==> flow/design.v <==
`timescale 1ns / 1ps
module signalReceive(clk, rst, SCK, MOSI, byteReceived, dataByte, SSEL);
input clk;
input rst;
input SCK, SSEL, MOSI;
output byteReceived;
output [7:0] dataByte;
reg [2:0] bitcnt;
reg byte_received;   
reg [7:0] byte_data_received;
assign byteReceived = byte_received;
assign dataByte = byte_data_received;
reg [2:0] SCKr;  
reg [2:0] SSELr;  
reg [1:0] MOSIr; 
always @(posedge clk) 
begin
  if (rst)
    SCKr <= 3'b000;
  else
    SCKr <= {SCKr[1:0], SCK};
end
wire SCK_risingedge = (SCKr[2:1]==2'b01);   
wire SCK_fallingedge = (SCKr[2:1]==2'b10);   
always @(posedge clk) 
begin
  if (rst)
    SSELr <= 3'b111;
  else
    SSELr <= {SSELr[1:0], SSEL};
end
wire SSEL_active = ~SSELr[1];   
wire SSEL_startmessage = (SSELr[2:1]==2'b10);   
wire SSEL_endmessage = (SSELr[2:1]==2'b01);   
always @(posedge clk) 
begin
  MOSIr <= {MOSIr[0], MOSI};
end
wire MOSI_data = MOSIr[1];
always @(posedge clk)
begin
  if(rst)
  begin
    bitcnt <= 3'b000;
  end
  else if(~SSEL_active)
  begin
    bitcnt <= 3'b000;
  end
  else
  begin
    if(SCK_risingedge)
    begin
      bitcnt <= bitcnt + 3'b001;
      byte_data_received <= {byte_data_received[6:0], MOSI_data};
    end
  end
end
always @(posedge clk)
begin    
  if (rst)
    byte_received <= 1'b0;
  else
    byte_received <= SSEL_active && SCK_risingedge && (bitcnt==3'b111);
end 
endmodule
module sending(clk, rst, SCK, MISO, SSEL, data, signalReceived, byteSent);
input clk;
input rst;
input SCK;
output MISO;
input SSEL;
input [7:0] data;
input signalReceived;
output byteSent;
reg byte_sent;
assign byteSent = byte_sent;
reg [7:0] byte_data_sent;
reg byte_sent_2clk;
reg [2:0] cnt;
reg [2:0] SCKr;  
always @(posedge clk) 
begin
 if (rst)
   SCKr <= 3'b000;
 else
   SCKr <= {SCKr[1:0], SCK};
end
wire SCK_risingedge = (SCKr[2:1]==2'b01);   
wire SCK_fallingedge = (SCKr[2:1]==2'b10);   
reg [2:0] SSELr;  
always @(posedge clk) 
begin
  if (rst)
    SSELr <= 3'b111;
  else
    SSELr <= {SSELr[1:0], SSEL};
end
wire SSEL_active = ~SSELr[1];   
wire SSEL_startmessage = (SSELr[2:1]==2'b10);   
wire SSEL_endmessage = (SSELr[2:1]==2'b01);   
always @(posedge clk) 
begin
  if(rst)
  begin
    cnt <= 3'b000;
    byte_data_sent <= 8'h00;
  end
  else if(signalReceived)
  begin
    if(~SSEL_active) 
    begin
      cnt<=3'b000;   
    end
    else
    begin
      if(byte_sent_2clk)
      begin
        byte_data_sent <= data;
      end
      if(SCK_risingedge)
      begin
        cnt <= cnt + 3'b001;
        byte_data_sent <= {byte_data_sent[6:0], 1'b0};
      end
    end
  end
end
always @(posedge clk)
begin
  if(rst)
  begin
    byte_sent_2clk <= 1'b0;
    byte_sent <= 1'b0;
  end
  else if(signalReceived)
  begin
    if (byte_sent_2clk)
    begin
      byte_sent_2clk <= 1'b0;
    end
    if (byte_sent)
    begin
      byte_sent_2clk <= 1'b1;
      byte_sent <= SSEL_active && SCK_risingedge && (cnt==3'b111);
    end
    else
    begin
      byte_sent <= SSEL_active && SCK_risingedge && (cnt==3'b111);
    end
  end
end
assign MISO = byte_data_sent[7];   
endmodule
`timescale 1ns / 1ps
module signalProcess(clk, rst, SCK, MOSI, MISO, SSEL);
input clk;
input rst;
input SCK, SSEL, MOSI;
output MISO;
wire [7:0] dataByte;
wire [7:0] sendByte;
reg [7:0] compressedX [63:0];
reg [6:0] inputCounter;
wire byte_received;
reg signalReceived;
wire byteSent;
integer i;
integer j;
assign sendByte = compressedX[j[5:0]];
signalReceive srA(.clk(clk), .rst(rst), .SCK(SCK), .MOSI(MOSI), .byteReceived(byte_received), .dataByte(dataByte), .SSEL(SSEL));
always @(posedge clk)
begin 
  if(rst)
  begin
    i <= 0;
    inputCounter <= 7'b0000000;
  end
  else if(~signalReceived)
  begin
    if(byte_received)
    begin
      i <= i+1;
      inputCounter <= inputCounter + 7'b0000001; 
    end
  end
end
always @(posedge clk)
begin 
  if(~rst && ~signalReceived && byte_received && i >= 0 && i < 64)
    compressedX[i[5:0]] <= dataByte;
end
always @(posedge clk)
begin
  if(rst)
    signalReceived <= 1'b0;
  else
    signalReceived <= (inputCounter == 7'b1000000);
end
sending sB(.clk(clk), .rst(rst), .SCK(SCK), .MISO(MISO), .SSEL(SSEL), .data(sendByte), .signalReceived(signalReceived), .byteSent(byteSent));
always @(posedge clk)
begin
  if(rst)
    j <= -1;
  else if(signalReceived)
  begin
    if(byteSent)
    begin
      j <= j+1;
    end 
  end
end
endmodule
make LEC_CHECK=0 CAP_MARGIN=20 CORE_MARGIN=2 CORE_UTILIZATION=72 PLACE_DENSITY_LB_ADDON=0.0 SETUP_SLACK_MARGIN=0.71 SLEW_MARGIN=20 finish   # period 2.52 ns
run.sh (not shown) runs the stock make flow with config.mk's settings and CLKGATE_MAP_FILE=.
The first run finished but failed the layout checks on setup timing.
Edit:
--- a/flow/config.mk
+++ b/flow/config.mk
@@ -7,0 +8 @@
+export ABC_AREA = 1
@@ -11,2 +12,4 @@
-export PLACE_DENSITY_LB_ADDON = 0.0
-export SETUP_SLACK_MARGIN = 0.71
+export CTS_CLUSTER_DIAMETER = 282
+export CTS_CLUSTER_SIZE = 10
+export PLACE_DENSITY = 0.38
+export SETUP_SLACK_MARGIN = 0.52
Effect:
- Now the flow completed with no timing, DRC or antenna violations
- non-clock buffer count went down by 55
- clock power fell by 6.0%
- sequential power hardly moves
- clock-buffer cell count came out higher by 26
- via count climbs by 17%
- worst setup slack improved by 0.61 ns
- wire length came out lower by 13%
Edit:
--- a/flow/config.mk
+++ b/flow/config.mk
@@ -8 +7,0 @@
-export ABC_AREA = 1
@@ -12,4 +11,4 @@
-export CTS_CLUSTER_DIAMETER = 282
-export CTS_CLUSTER_SIZE = 10
-export PLACE_DENSITY = 0.38
-export SETUP_SLACK_MARGIN = 0.52
+export CTS_CLUSTER_DIAMETER = 378
+export CTS_CLUSTER_SIZE = 13
+export PLACE_DENSITY_LB_ADDON = 0.15
+export SETUP_SLACK_MARGIN = 0.35
After rerunning: The new run ran to the end with no violations. Global-route usage decreases by 0.55 points. Core utilization decreases by 2.8 points. Setup slack got worse by 0.14 ns. First-iteration DRC count decreases by 28%. Register-to-register slack got worse by 0.14 ns.
Edit:
--- a/flow/config.mk
+++ b/flow/config.mk
@@ -7,0 +8 @@
+export ABC_AREA = 1
@@ -11,4 +12,4 @@
-export CTS_CLUSTER_DIAMETER = 378
-export CTS_CLUSTER_SIZE = 13
-export PLACE_DENSITY_LB_ADDON = 0.15
-export SETUP_SLACK_MARGIN = 0.35
+export CTS_CLUSTER_DIAMETER = 282
+export CTS_CLUSTER_SIZE = 10
+export PLACE_DENSITY = 0.35
+export SETUP_SLACK_MARGIN = 0.75
Power went up by 9.3%. Critical path depth is unchanged. Worst setup slack improved by 0.044 ns. Die area came out higher by 3.5%. Core utilization climbs by 5.7 points. Fmax increases by 1.9%.
Edit:
--- a/flow/config.mk
+++ b/flow/config.mk
@@ -8,2 +8 @@
-export ABC_AREA = 1
-export CAP_MARGIN = 20
+export CAP_MARGIN = 40
@@ -12,4 +11,3 @@
-export CTS_CLUSTER_DIAMETER = 282
-export CTS_CLUSTER_SIZE = 10
-export PLACE_DENSITY = 0.35
-export SETUP_SLACK_MARGIN = 0.75
+export CTS_CLUSTER_SIZE = 51
+export PLACE_DENSITY_LB_ADDON = 0.0
+export SETUP_SLACK_MARGIN = 0.01
Result:
- core utilization decreases by 6.6 points
- sequential share of layout area increases by 7.4 points
- die area decreases by 3.4%
- global-route usage decreases by 6.1 points
- non-clock buffer count decreases by 47
- worst hold slack loses 0.016 ns
- final area decreases by 12%
- cell count decreases by 31%
- total power decreases by 3.5%
Edit:
--- a/flow/config.mk
+++ b/flow/config.mk
@@ -8 +8,2 @@
-export CAP_MARGIN = 40
+export CAP_MARGIN = 25
+export CELL_PAD_IN_SITES_GLOBAL_PLACEMENT = 0
@@ -11,4 +12,9 @@
-export CTS_CLUSTER_SIZE = 51
-export PLACE_DENSITY_LB_ADDON = 0.0
-export SETUP_SLACK_MARGIN = 0.01
-export SLEW_MARGIN = 20
+export CTS_CLUSTER_DIAMETER = 89
+export CTS_CLUSTER_SIZE = 17
+export GPL_ROUTABILITY_DRIVEN = 1
+export GPL_TIMING_DRIVEN = 1
+export MIN_ROUTING_LAYER = met1
+export PLACE_DENSITY = 0.37
+export SETUP_SLACK_MARGIN = 0.39
+export SLEW_MARGIN = 10
+export TNS_END_PERCENT = 60
- via count fell slightly
- worst setup slack improved by 0.17 ns
- count of clock-buffer cells in the layout fell by 10
- clock power fell by about a fifth
- die size stays the same
- power fell by roughly a tenth
No activity file was given, so power comes from the tool's default toggle rates.
